## run A
## conv_engine
module conv_engine(
    input         clk,
    input         reset,
    input         en_ctrl,
    output [15:0] s_addr,
    output [15:0] w_addr,
    output [15:0] b_addr,
    input  [7:0]  signal,
    input  [7:0]  weight,
    input  [7:0]  bias,
    output [15:0] save_addr,
    output [7:0]  convout,
    output        en_write,
    output        finish
);
Size in the first run: roughly 200 flip-flops, about 100 I/O pins, ~18000 µm² of cells after synthesis.
Settings: LEC_CHECK=0, CAP_MARGIN=30, CORE_ASPECT_RATIO=0.5, CORE_MARGIN=7, CORE_UTILIZATION=56, CTS_CLUSTER_DIAMETER=301, CTS_CLUSTER_SIZE=49, PLACE_DENSITY=0.39, SETUP_SLACK_MARGIN=-0.96, SLEW_MARGIN=20, TNS_END_PERCENT=20; clock period 10.0 ns.
run.sh (not shown) runs the stock make flow with config.mk's settings and CLKGATE_MAP_FILE=.
Run A finished end to end and its layout was clean on timing, DRC and antenna.
## Diff of input files: run B against run A
==> flow/config.mk <==
export PLATFORM = sky130hd
export DESIGN_NAME = conv_engine
export DESIGN_NICKNAME = conv_engine
export VERILOG_FILES = /design/flow/design.v
export SDC_FILE = /design/flow/constraint.sdc
export NUM_CORES = 4
export LEC_CHECK = 0
export ABC_AREA = 1
export CAP_MARGIN = 20
export CELL_PAD_IN_SITES_GLOBAL_PLACEMENT = 2
export CORE_ASPECT_RATIO = 1.27
export CORE_MARGIN = 6
export CORE_UTILIZATION = 33
export GPL_ROUTABILITY_DRIVEN = 0
export GPL_TIMING_DRIVEN = 0
export SETUP_SLACK_MARGIN = 0.96
export SLEW_MARGIN = 15
Findings:
- Run B finished all stages; the layout is clean.
- Compared with run A, run B shows a cell area after layout that is 5.7% higher.
- From run B to run A, number of buffers created by CTS did not move at all.
- Total placed cells including tap cells, run B vs run A: up by more than a quarter
- Total power on run B is up relative to run A.
- Of run A and run B, run A shows the lower number of cells on the critical path, with run B above it.
The inputs of run C differ from those of run B as listed below.
==> flow/config.mk <==
export PLATFORM = sky130hd
export DESIGN_NAME = conv_engine
export DESIGN_NICKNAME = conv_engine
export VERILOG_FILES = /design/flow/design.v
export SDC_FILE = /design/flow/constraint.sdc
export NUM_CORES = 4
export LEC_CHECK = 0
export CAP_MARGIN = 0
export CORE_ASPECT_RATIO = 0.5
export CORE_MARGIN = 7
export CORE_UTILIZATION = 56
export CTS_CLUSTER_DIAMETER = 301
export CTS_CLUSTER_SIZE = 49
export PLACE_DENSITY = 0.35
export SETUP_SLACK_MARGIN = 1.76
export SLEW_MARGIN = 20
export TNS_END_PERCENT = 20
## What came out
- From run B to run C the numbers moved as follows: sequential cell area fraction in the yosys report rose 0.82 points, effective utilization at floorplan rose 24 points, cell area after placement fell about 6%, maximum clock frequency rose 4.4%.
- Area fraction in and, or, nand and nor cells: run C < run B
- Run B has a higher part of the cycle the worst path needs than run C.
- Die size: run C is under run B
- For run B, the worst-path cell with the longest stage delay was sky130_fd_sc_hd__fa_1, unlike run C, where it was sky130_fd_sc_hd__clkdlybuf4s50_1.
- The higher via count normalized by instance count came out of run C.
diff inputs: run C => run D
--- a/flow/config.mk
+++ b/flow/config.mk
@@ -6,6 +6,6 @@
 export NUM_CORES = 4
 export LEC_CHECK = 0
-export CAP_MARGIN = 0
-export CORE_ASPECT_RATIO = 0.5
+export CAP_MARGIN = 30
+export CORE_ASPECT_RATIO = 1.46
 export CORE_MARGIN = 7
 export CORE_UTILIZATION = 56
@@ -13,5 +13,4 @@
 export CTS_CLUSTER_SIZE = 49
 export PLACE_DENSITY = 0.35
-export SETUP_SLACK_MARGIN = 1.76
 export SLEW_MARGIN = 20
 export TNS_END_PERCENT = 20
[summary]
The worst setup slack of run D was inferior to that of run C.
Clock-cell share of area: higher on run C
Run D has time the final worst path needs with I/O delays and setup above what run C had.
Post-place setup slack sits lower in run D than in run C.
Delta (run D minus run C): final area shrank by 0.42%, deepest level of the CTS H-tree held steady, met1 layer usage reported by global route shrank by 4.2 points.
What run E does differently from run D at the input level:
==> flow/config.mk <==
export PLATFORM = sky130hd
export DESIGN_NAME = conv_engine
export DESIGN_NICKNAME = conv_engine
export VERILOG_FILES = /design/flow/design.v
export SDC_FILE = /design/flow/constraint.sdc
export NUM_CORES = 4
export LEC_CHECK = 0
export CAP_MARGIN = 20
export CORE_MARGIN = 2
export CORE_UTILIZATION = 40
export SLEW_MARGIN = 20
==> flow/constraint.sdc <==
create_clock -name core_clock -period 5.1 [get_ports {clk}]
set_input_delay 1.0200 -clock core_clock [delete_from_list [all_inputs] [get_ports {clk}]]
set_output_delay 1.0200 -clock core_clock [all_outputs]
set_load 0.01 [all_outputs]
Notes after the runs:
- Summary of run D and run E: one run falls short of a clean finish, namely run E.
- Status run E: flow complete, layout not clean - setup timing
- In run E, the final cell count without fillers came out about 20% above the value in run D.
- Clock net sink count: run D vs run E, no meaningful difference
- STATUS routed wire length: run E loses against run D
- The run showing the greater utilization is run D.
- In run E, met1 layer usage reported by global route is higher than in run D.
- Diff run D -> run E: number of cells in the design after placement up about 17%, met2 wire length down about 5%, wire length per cell down 1.3 µm, design area up 22%.


conv_engine again, from the RTL that the note above started with.
==> flow/config.mk <==
export PLATFORM = sky130hd
export DESIGN_NAME = conv_engine
export DESIGN_NICKNAME = conv_engine
export VERILOG_FILES = /design/flow/design.v
export SDC_FILE = /design/flow/constraint.sdc
export NUM_CORES = 4
export LEC_CHECK = 0
export CAP_MARGIN = 5
export CORE_ASPECT_RATIO = 0.87
export CORE_MARGIN = 2
export CORE_UTILIZATION = 72
export CTS_CLUSTER_DIAMETER = 376
export HOLD_SLACK_MARGIN = 0.29
export MAX_ROUTING_LAYER = met4
export PLACE_DENSITY = 0.67
export SETUP_SLACK_MARGIN = -0.35
export SLEW_MARGIN = 20
export TNS_END_PERCENT = 5
==> flow/constraint.sdc <==
create_clock -name core_clock -period 5.46 [get_ports {clk}]
set_input_delay 1.0920 -clock core_clock [delete_from_list [all_inputs] [get_ports {clk}]]
set_output_delay 1.0920 -clock core_clock [all_outputs]
set_load 0.01 [all_outputs]
The starting point finished but fails on negative setup slack.
Rerun with:
Settings changed: CAP_MARGIN 5 to 20, CORE_ASPECT_RATIO 0.87 to not set, CTS_CLUSTER_DIAMETER 376 to 100, HOLD_SLACK_MARGIN 0.29 to not set, MAX_ROUTING_LAYER met4 to not set, PLACE_DENSITY 0.67 to not set, PLACE_DENSITY_LB_ADDON set to 0.25, SETUP_SLACK_MARGIN -0.35 to -0.36, TNS_END_PERCENT 5 to not set.
Clock period 5.46 ns to 5.49 ns, I/O delays scaled along.
After rerunning: The new run produced a layout that fails on negative setup slack. Global-route usage went up by 3.3 points. Power went up by about 18%. Final area went up by 2.2%. Routed wire length went up by 41%. Via count went up by 16%.
Rerun with:
Settings changed: CTS_CLUSTER_DIAMETER 100 to 273, PLACE_DENSITY_LB_ADDON 0.25 to not set, SETUP_SLACK_MARGIN -0.36 to not set.
Clock period 5.49 ns to 6.1 ns, I/O delays scaled along.
Effect:
- The changed run completed, yet does not pass: negative setup slack
- worst setup slack gets better by 1400 ps
- routed wire length goes down by 35%
- clock-buffer cell count goes up by 2
- global-route usage goes down by 7.7 points
- utilization goes down by 5.0 points
- combinational power goes down by about 25%
- via count goes down by about 18%
Power is estimated from default activity; no workload was simulated.
